## top
module top(
    input           clk,
    input           rst,
    input           enable,
    input           mode,
    input           valid, 
    input   [4:0]   id,
    input   [3:0]   gridX,
    input   [3:0]   gridY,
	output 	[11:0]	gray_addr,
	output			gray_ren,
	input	[7:0]	gray_rdata,
    output  [11:0]  lbp_addr,
    output          lbp_wen,
	output			lbp_ren,
    input   [7:0]   lbp_rdata,
	output	[7:0] 	lbp_wdata,
	output	[24:0]	theta,
	output			theta_valid,
	input	[24:0]	cos_data,
	input			cos_valid,
	input	[24:0]	sin_data,
	input			sin_valid,
	output			lbp_finish,
    output  [7:0]   id_addr,
    output  [4:0]   id_wdata,
    output          id_wen,
    output          id_ren,
    input   [4:0]   id_rdata,
    output  [20:0]  hist_addr_train,
    output  [7:0]   hist_wdata_train,
    output          hist_wen_train,
    output          hist_ren_train,
    input   [7:0]   hist_rdata_train,
    output  [13:0]  hist_addr_predict,
    output  [7:0]   hist_wdata_predict,
    output          hist_wen_predict,
    output          hist_ren_predict,
    input   [7:0]   hist_rdata_predict,  
    output          hcu_finish,
    output          done,
    output  [4:0]   label,
    output  [17:0]  minDistance
);
clock: 7.69 ns
lec_check: 0
cap_margin: 20
core_margin: 2
core_utilization: 72
cts_cluster_diameter: 104
cts_cluster_size: 16
setup_slack_margin: -0.74
slew_margin: 20
run.sh (not shown) runs the stock make flow with config.mk's settings and CLKGATE_MAP_FILE=.
The first run completed, yet does not pass: negative setup slack.
Then changed:
CORE_UTILIZATION = 29   (was 72)
CTS_CLUSTER_DIAMETER = default   (was 104)
CTS_CLUSTER_SIZE = default   (was 16)
SETUP_SLACK_MARGIN = default   (was -0.74)
clock period = 10.9 ns   (was 7.69 ns; I/O delays follow)
Result: This time the run went through all stages and came out clean; cell count increases by about a fifth; core utilization went down by 49 points; synthesized area stays the same; setup slack gains 2.0 ns; synthesized cell count is unchanged; global-route usage decreases by 29 points; total power drops by well over a third; non-clock buffer count came out lower by 743; wire length decreases by a few percent; register-to-register slack improved by 2.0 ns; via count shrinks by roughly a tenth.
Then changed:
ABC_AREA = 1   (was default)
CORE_UTILIZATION = 72   (was 29)
CTS_CLUSTER_DIAMETER = 375   (was default)
clock period = 6.78 ns   (was 10.9 ns; I/O delays follow)
What happened: Now the flow ended with an error in global routing, error GRT-0232. Die size fell by well over a third. Synthesized area grows by a few percent. Synthesized cell count increases by about a fifth.
Then changed:
ABC_AREA = default   (was 1)
CORE_UTILIZATION = 40   (was 72)
CTS_CLUSTER_DIAMETER = default   (was 375)
clock period = 10.9 ns   (was 6.78 ns; I/O delays follow)
With this change the flow finished clean.
Synthesized area is lower by 3.8%.
Synthesized cell count is lower by 15%.
Die area is higher by 72%.
Then changed:
CORE_UTILIZATION = 72   (was 40)
CTS_CLUSTER_SIZE = 36   (was default)
SETUP_SLACK_MARGIN = 3.53   (was default)
clock period = 12.4 ns   (was 10.9 ns; I/O delays follow)
- Now the flow produced a layout that fails on max-capacitance violations, max-slew violations
- setup slack improves by 2.0 ns
- combinational power goes up by about 13%
- wire length increases by about 6%
- core utilization climbs by 36 points
- die size decreases by 44%

---

Starting RTL as in the previous note.
==> flow/config.mk <==
export PLATFORM = sky130hd
export DESIGN_NAME = top
export DESIGN_NICKNAME = top
export VERILOG_FILES = /design/flow/design.v
export SDC_FILE = /design/flow/constraint.sdc
export NUM_CORES = 4
export LEC_CHECK = 0
export CAP_MARGIN = 20
export CORE_MARGIN = 2
export CORE_UTILIZATION = 72
export CTS_CLUSTER_SIZE = 63
export HOLD_SLACK_MARGIN = 0.29
export PLACE_DENSITY_LB_ADDON = 0.0
export SETUP_SLACK_MARGIN = -0.54
export SLEW_MARGIN = 20
==> flow/constraint.sdc <==
create_clock -name core_clock -period 6.32 [get_ports {clk}]
set_input_delay 1.2640 -clock core_clock [delete_from_list [all_inputs] [get_ports {clk}]]
set_output_delay 1.2640 -clock core_clock [all_outputs]
set_load 0.01 [all_outputs]
The baseline completed, yet does not pass: negative setup slack.
Next try:
==> flow/config.mk (replaced) <==
export PLATFORM = sky130hd
export DESIGN_NAME = top
export DESIGN_NICKNAME = top
export VERILOG_FILES = /design/flow/design.v
export SDC_FILE = /design/flow/constraint.sdc
export NUM_CORES = 4
export LEC_CHECK = 0
export CAP_MARGIN = 20
export CORE_MARGIN = 2
export CORE_UTILIZATION = 68
export CTS_CLUSTER_SIZE = 50
export SLEW_MARGIN = 20
==> flow/constraint.sdc (replaced) <==
create_clock -name core_clock -period 9.82 [get_ports {clk}]
set_input_delay 1.9640 -clock core_clock [delete_from_list [all_inputs] [get_ports {clk}]]
set_output_delay 1.9640 -clock core_clock [all_outputs]
set_load 0.01 [all_outputs]
After rerunning: With this change the flow finished clean; non-clock buffer count drops by 677; synthesized cell count does not change; sequential cell count does not change; die size went up by a few percent; global-route usage went down by 5.1 points.
Next try:
--- a/flow/config.mk
+++ b/flow/config.mk
@@ -8,5 +8,6 @@
 export CAP_MARGIN = 20
 export CORE_MARGIN = 2
-export CORE_UTILIZATION = 68
-export CTS_CLUSTER_SIZE = 50
+export CORE_UTILIZATION = 72
+export PLACE_DENSITY_LB_ADDON = 0.0
+export SETUP_SLACK_MARGIN = 1.2
 export SLEW_MARGIN = 20
==> flow/constraint.sdc (replaced) <==
create_clock -name core_clock -period 6.14 [get_ports {clk}]
set_input_delay 1.2280 -clock core_clock [delete_from_list [all_inputs] [get_ports {clk}]]
set_output_delay 1.2280 -clock core_clock [all_outputs]
set_load 0.01 [all_outputs]
Effect: The changed run completed and failed the layout checks on negative setup slack. Combinational power rises to 3.3 times its value. Cell area goes up by a little under a tenth. Die area came out lower by a few percent. Routed wire length rises by about a fifth. Utilization climbs by 10 points.
Next try:
--- a/flow/config.mk
+++ b/flow/config.mk
@@ -9,5 +9,4 @@
 export CORE_MARGIN = 2
 export CORE_UTILIZATION = 72
-export PLACE_DENSITY_LB_ADDON = 0.0
-export SETUP_SLACK_MARGIN = 1.2
+export SETUP_SLACK_MARGIN = 3.53
 export SLEW_MARGIN = 20
==> flow/constraint.sdc (replaced) <==
create_clock -name core_clock -period 12.4 [get_ports {clk}]
set_input_delay 2.4800 -clock core_clock [delete_from_list [all_inputs] [get_ports {clk}]]
set_output_delay 2.4800 -clock core_clock [all_outputs]
set_load 0.01 [all_outputs]
Effect: Now the flow finished but failed the layout checks on max-capacitance violations, max-slew violations; hold slack degrades by 0.012 ns; design area drops by 5.8%; via count drops by about 7%; power drops by about 70%; sequential power drops by about 50%; synthesized area does not change; clock-buffer cell count drops by 22; utilization drops by 4.9 points; clock power drops by about 55%.

---

## north
top again, from the RTL that the note above started with.
Design top, start of the top module:
module top(
    input           clk,
    input           rst,
    input           enable,
    input           mode,
    input           valid, 
    input   [4:0]   id,
    input   [3:0]   gridX,
    input   [3:0]   gridY,
	output 	[11:0]	gray_addr,
	output			gray_ren,
	input	[7:0]	gray_rdata,
    output  [11:0]  lbp_addr,
    output          lbp_wen,
	output			lbp_ren,
    input   [7:0]   lbp_rdata,
	output	[7:0] 	lbp_wdata,
	output	[24:0]	theta,
	output			theta_valid,
	input	[24:0]	cos_data,
	input			cos_valid,
	input	[24:0]	sin_data,
	input			sin_valid,
	output			lbp_finish,
    output  [7:0]   id_addr,
    output  [4:0]   id_wdata,
    output          id_wen,
    output          id_ren,
    input   [4:0]   id_rdata,
    output  [20:0]  hist_addr_train,
    output  [7:0]   hist_wdata_train,
    output          hist_wen_train,
    output          hist_ren_train,
    input   [7:0]   hist_rdata_train,
    output  [13:0]  hist_addr_predict,
    output  [7:0]   hist_wdata_predict,
  ...
==> flow/config.mk <==
export PLATFORM = sky130hd
export DESIGN_NAME = top
export DESIGN_NICKNAME = top
export VERILOG_FILES = /design/flow/design.v
export SDC_FILE = /design/flow/constraint.sdc
export NUM_CORES = 4
export LEC_CHECK = 0
export ABC_AREA = 1
export CAP_MARGIN = 20
export CELL_PAD_IN_SITES_GLOBAL_PLACEMENT = 2
export CORE_ASPECT_RATIO = 1.14
export CORE_MARGIN = 2
export CORE_UTILIZATION = 40
export CTS_CLUSTER_DIAMETER = 350
export GPL_ROUTABILITY_DRIVEN = 1
export MAX_ROUTING_LAYER = met4
export MIN_ROUTING_LAYER = met1
export SLEW_MARGIN = 10
export TNS_END_PERCENT = 50
==> flow/constraint.sdc <==
create_clock -name core_clock -period 17.7 [get_ports {clk}]
set_input_delay 3.5400 -clock core_clock [delete_from_list [all_inputs] [get_ports {clk}]]
set_output_delay 3.5400 -clock core_clock [all_outputs]
set_load 0.01 [all_outputs]
Edits applied to the flow inputs when going from north to south:
- clearing ABC_AREA, which used to be 1
- clearing MIN_ROUTING_LAYER, which used to be met1
- clearing CORE_ASPECT_RATIO, which used to be 1.14
- clearing MAX_ROUTING_LAYER, which used to be met4
- clearing CTS_CLUSTER_DIAMETER, which used to be 350
- swapping 10 for 20 in SLEW_MARGIN
- clearing TNS_END_PERCENT, which used to be 50
- clearing GPL_ROUTABILITY_DRIVEN, which used to be 1
- clearing CELL_PAD_IN_SITES_GLOBAL_PLACEMENT, which used to be 2
- swapping 40 for 15 in CORE_UTILIZATION
- swapping 17.7 for 14.5 in the clock period (ns, I/O delays scaled along)
==> comparison <==
- Compared to north, south shows a narrower setup margin.
- Higher met3 global-route usage goes to north over south.
- Overall power (south over north): increase, about 28%
- Chip area estimate from yosys synthesis in south is 4400 um2 lower than in north
- Compared to north, south has post-synthesis to final-layout area growth 7.2 points higher.
- south can be clocked slower than north.
- Against north as the reference, south delivers a higher largest net degree at the start of global routing.
- In south relative to north, final net count had gone down by more than 10%.
- north → south: clock-buffer cell count has decreased; worst-margin pin slew has remained practically unchanged; non-clock buffer count has decreased.
Here is what was changed in the inputs of east compared with south.
- changing CORE_UTILIZATION from 15 to 66
- changing the clock period (ns, I/O delays scaled along) from 14.5 to 9.82
--- outcome ---
In summary, east completed successfully, with a layout that passed the timing, design-rule and antenna checks.
The timing endpoint of the critical path comes out M1.w[39]$_DFFE_PP_ in one run and M1.w[30]$_DFFE_PP_ in the other, namely in east and south respectively.
The internal power of the cells of east is higher than that of south.
For east, the source of the critical timing path was M1.ty[2]$_DFFE_PP_, unlike south, where it was M1.tx[1]$_DFFE_PP_.
Count of filler cells inserted in the layout (east vs. south) decreases by more than half
south has a lower power density over the cells than east.
Relative to south, part of the power in combinational logic increased by 2.3 points in east.
Across both runs, count of non-CTS buffers in the layout was higher for east than for south.
[diff] worst setup slack, east relative to south: regression
Taking south as the reference, in east post-detailed-routing wire length has decreased, half-perimeter wire length after placement has decreased, wire length of the first global-routing pass dropped 5.5%, count of H-tree levels built during CTS down 1.
Input changes introduced in west (baseline for comparison: east):
- the clock period (ns, I/O delays scaled along): 9.82 -> 8.76
==> results <==
- The layout from west, despite a flow that completed every stage, fails the layout checks, with the failing checks listed as negative setup slack.
- west vs. east: period utilization went up by 8.0 points.
- Relative to east, the final cell area reported for west is higher.
- Relative to east, first-pass GRT wire length has increased by 2.5% in west.
- Comparing the two runs side by side, west comes out ahead of east on final worst hold slack.
- Flop share of the area for west: 0.42 points down relative to east
- west ends up with a final core area utilization that is 2.9 points higher than in east.
- Cmp east and west / peak per-stage delay on the critical path / higher: east
- west vs east on critical-path maximum fanout: west is the lower one.

---

Setup of the baseline:
Starting RTL as in the previous note.
make LEC_CHECK=0 ABC_AREA=0 CAP_MARGIN=20 CELL_PAD_IN_SITES_GLOBAL_PLACEMENT=0 CORE_ASPECT_RATIO=1.14 CORE_MARGIN=2 CORE_UTILIZATION=17 CTS_CLUSTER_DIAMETER=350 GPL_ROUTABILITY_DRIVEN=0 MAX_ROUTING_LAYER=met4 MIN_ROUTING_LAYER=met1 SLEW_MARGIN=10 TNS_END_PERCENT=50 finish   # period 17.7 ns
The baseline: full flow OK, the timing, design-rule and antenna checks passed
Input-level comparison between the candidate and the baseline:
# the baseline
export LEC_CHECK = 0
export ABC_AREA = 0
export CAP_MARGIN = 20
export CELL_PAD_IN_SITES_GLOBAL_PLACEMENT = 0
export CORE_ASPECT_RATIO = 1.14
export CORE_MARGIN = 2
export CORE_UTILIZATION = 17
export CTS_CLUSTER_DIAMETER = 350
export GPL_ROUTABILITY_DRIVEN = 0
export MAX_ROUTING_LAYER = met4
export MIN_ROUTING_LAYER = met1
export SLEW_MARGIN = 10
export TNS_END_PERCENT = 50
create_clock -name core_clock -period 17.7 [get_ports {clk}]
# the candidate
export LEC_CHECK = 0
export CAP_MARGIN = 20
export CELL_PAD_IN_SITES_GLOBAL_PLACEMENT = 2
export CORE_MARGIN = 2
export CORE_UTILIZATION = 40
export CTS_CLUSTER_DIAMETER = 350
export GPL_ROUTABILITY_DRIVEN = 0
export MAX_ROUTING_LAYER = met4
export MIN_ROUTING_LAYER = met2
export SLEW_MARGIN = 40
export TNS_END_PERCENT = 50
create_clock -name core_clock -period 17.7 [get_ports {clk}]
==> results <==
The candidate ran to completion and came out clean on the timing, design-rule and antenna checks. Logic gate share of total power (the candidate over the baseline): decrease, 1.4 points. Relative to the baseline, the candidate improves cell area. In the reports for the candidate and the baseline, the smaller number of iterations in the first detailed-routing pass belongs to the baseline.

---

top again, from the RTL that the note above started with.
Design top, start of the top module:
module top(
    input           clk,
    input           rst,
    input           enable,
    input           mode,
    input           valid, 
    input   [4:0]   id,
    input   [3:0]   gridX,
    input   [3:0]   gridY,
	output 	[11:0]	gray_addr,
	output			gray_ren,
	input	[7:0]	gray_rdata,
    output  [11:0]  lbp_addr,
    output          lbp_wen,
	output			lbp_ren,
    input   [7:0]   lbp_rdata,
	output	[7:0] 	lbp_wdata,
	output	[24:0]	theta,
	output			theta_valid,
	input	[24:0]	cos_data,
	input			cos_valid,
	input	[24:0]	sin_data,
	input			sin_valid,
	output			lbp_finish,
    output  [7:0]   id_addr,
    output  [4:0]   id_wdata,
    output          id_wen,
    output          id_ren,
    input   [4:0]   id_rdata,
    output  [20:0]  hist_addr_train,
    output  [7:0]   hist_wdata_train,
    output          hist_wen_train,
    output          hist_ren_train,
    input   [7:0]   hist_rdata_train,
    output  [13:0]  hist_addr_predict,
    output  [7:0]   hist_wdata_predict,
    output          hist_wen_predict,
    output          hist_ren_predict,
    input   [7:0]   hist_rdata_predict,  
    output          hcu_finish,
    output          done,
    output  [4:0]   label,
    output  [17:0]  minDistance
);
==> flow/config.mk <==
export PLATFORM = sky130hd
export DESIGN_NAME = top
export DESIGN_NICKNAME = top
export VERILOG_FILES = /design/flow/design.v
export SDC_FILE = /design/flow/constraint.sdc
export NUM_CORES = 4
export LEC_CHECK = 0
export ABC_AREA = 1
export CAP_MARGIN = 35
export CELL_PAD_IN_SITES_DETAIL_PLACEMENT = 1
export CELL_PAD_IN_SITES_GLOBAL_PLACEMENT = 2
export CORE_ASPECT_RATIO = 0.99
export CORE_MARGIN = 2
export CORE_UTILIZATION = 17
export CTS_CLUSTER_DIAMETER = 98
export CTS_CLUSTER_SIZE = 11
export GPL_ROUTABILITY_DRIVEN = 0
export MAX_ROUTING_LAYER = met4
export MIN_ROUTING_LAYER = met1
export PLACE_DENSITY = 0.75
export SETUP_SLACK_MARGIN = 1.42
export SLEW_MARGIN = 20
export TNS_END_PERCENT = 40
==> flow/constraint.sdc <==
create_clock -name core_clock -period 17.2 [get_ports {clk}]
set_input_delay 3.4400 -clock core_clock [delete_from_list [all_inputs] [get_ports {clk}]]
set_output_delay 3.4400 -clock core_clock [all_outputs]
set_load 0.01 [all_outputs]
The first run produced a clean layout.
Rerun with:
ABC_AREA = default   (was 1)
CAP_MARGIN = 20   (was 35)
CELL_PAD_IN_SITES_DETAIL_PLACEMENT = default   (was 1)
CELL_PAD_IN_SITES_GLOBAL_PLACEMENT = default   (was 2)
CORE_ASPECT_RATIO = default   (was 0.99)
CORE_UTILIZATION = 40   (was 17)
CTS_CLUSTER_DIAMETER = default   (was 98)
CTS_CLUSTER_SIZE = default   (was 11)
GPL_ROUTABILITY_DRIVEN = default   (was 0)
MAX_ROUTING_LAYER = default   (was met4)
MIN_ROUTING_LAYER = default   (was met1)
PLACE_DENSITY = default   (was 0.75)
SETUP_SLACK_MARGIN = default   (was 1.42)
TNS_END_PERCENT = default   (was 40)
clock period = 17.8 ns   (was 17.2 ns; I/O delays follow)
- non-clock buffer count decreases by 18
- final cell count decreases by a quarter to a third
- synthesized cell count decreases by about a fifth
- die size decreases by well over a third
Rerun with:
CORE_UTILIZATION = 70   (was 40)
SETUP_SLACK_MARGIN = 1.2   (was default)
clock period = 9.25 ns   (was 17.8 ns; I/O delays follow)
What happened: The changed run reached the layout checks and failed them: negative setup slack. Die area fell by 43%. Setup slack got worse by 6.2 ns. Clock power rose by 91%. Fmax rose by 26%.
Rerun with:
CORE_UTILIZATION = 71   (was 70)
CTS_CLUSTER_SIZE = 36   (was default)
SETUP_SLACK_MARGIN = 3.53   (was 1.2)
clock period = 12.4 ns   (was 9.25 ns; I/O delays follow)
The new run produced a clean layout.
Setup slack improved by 2.7 ns.
Global-route usage goes up by 0.88 points.
Count of clock-buffer cells in the layout goes down by 12.
Register-to-register slack improved by 2.7 ns.
Non-clock buffer count goes down by 247.
Design area goes down by 0.84%.
Clock skew goes down by 0.012 ns.
Final cell count goes down by 1.6%.
Via count goes up by 0.51%.
Routed wire length goes up by 3.9%.
Critical path depth goes down by 5.
Power is estimated from default activity; no workload was simulated.
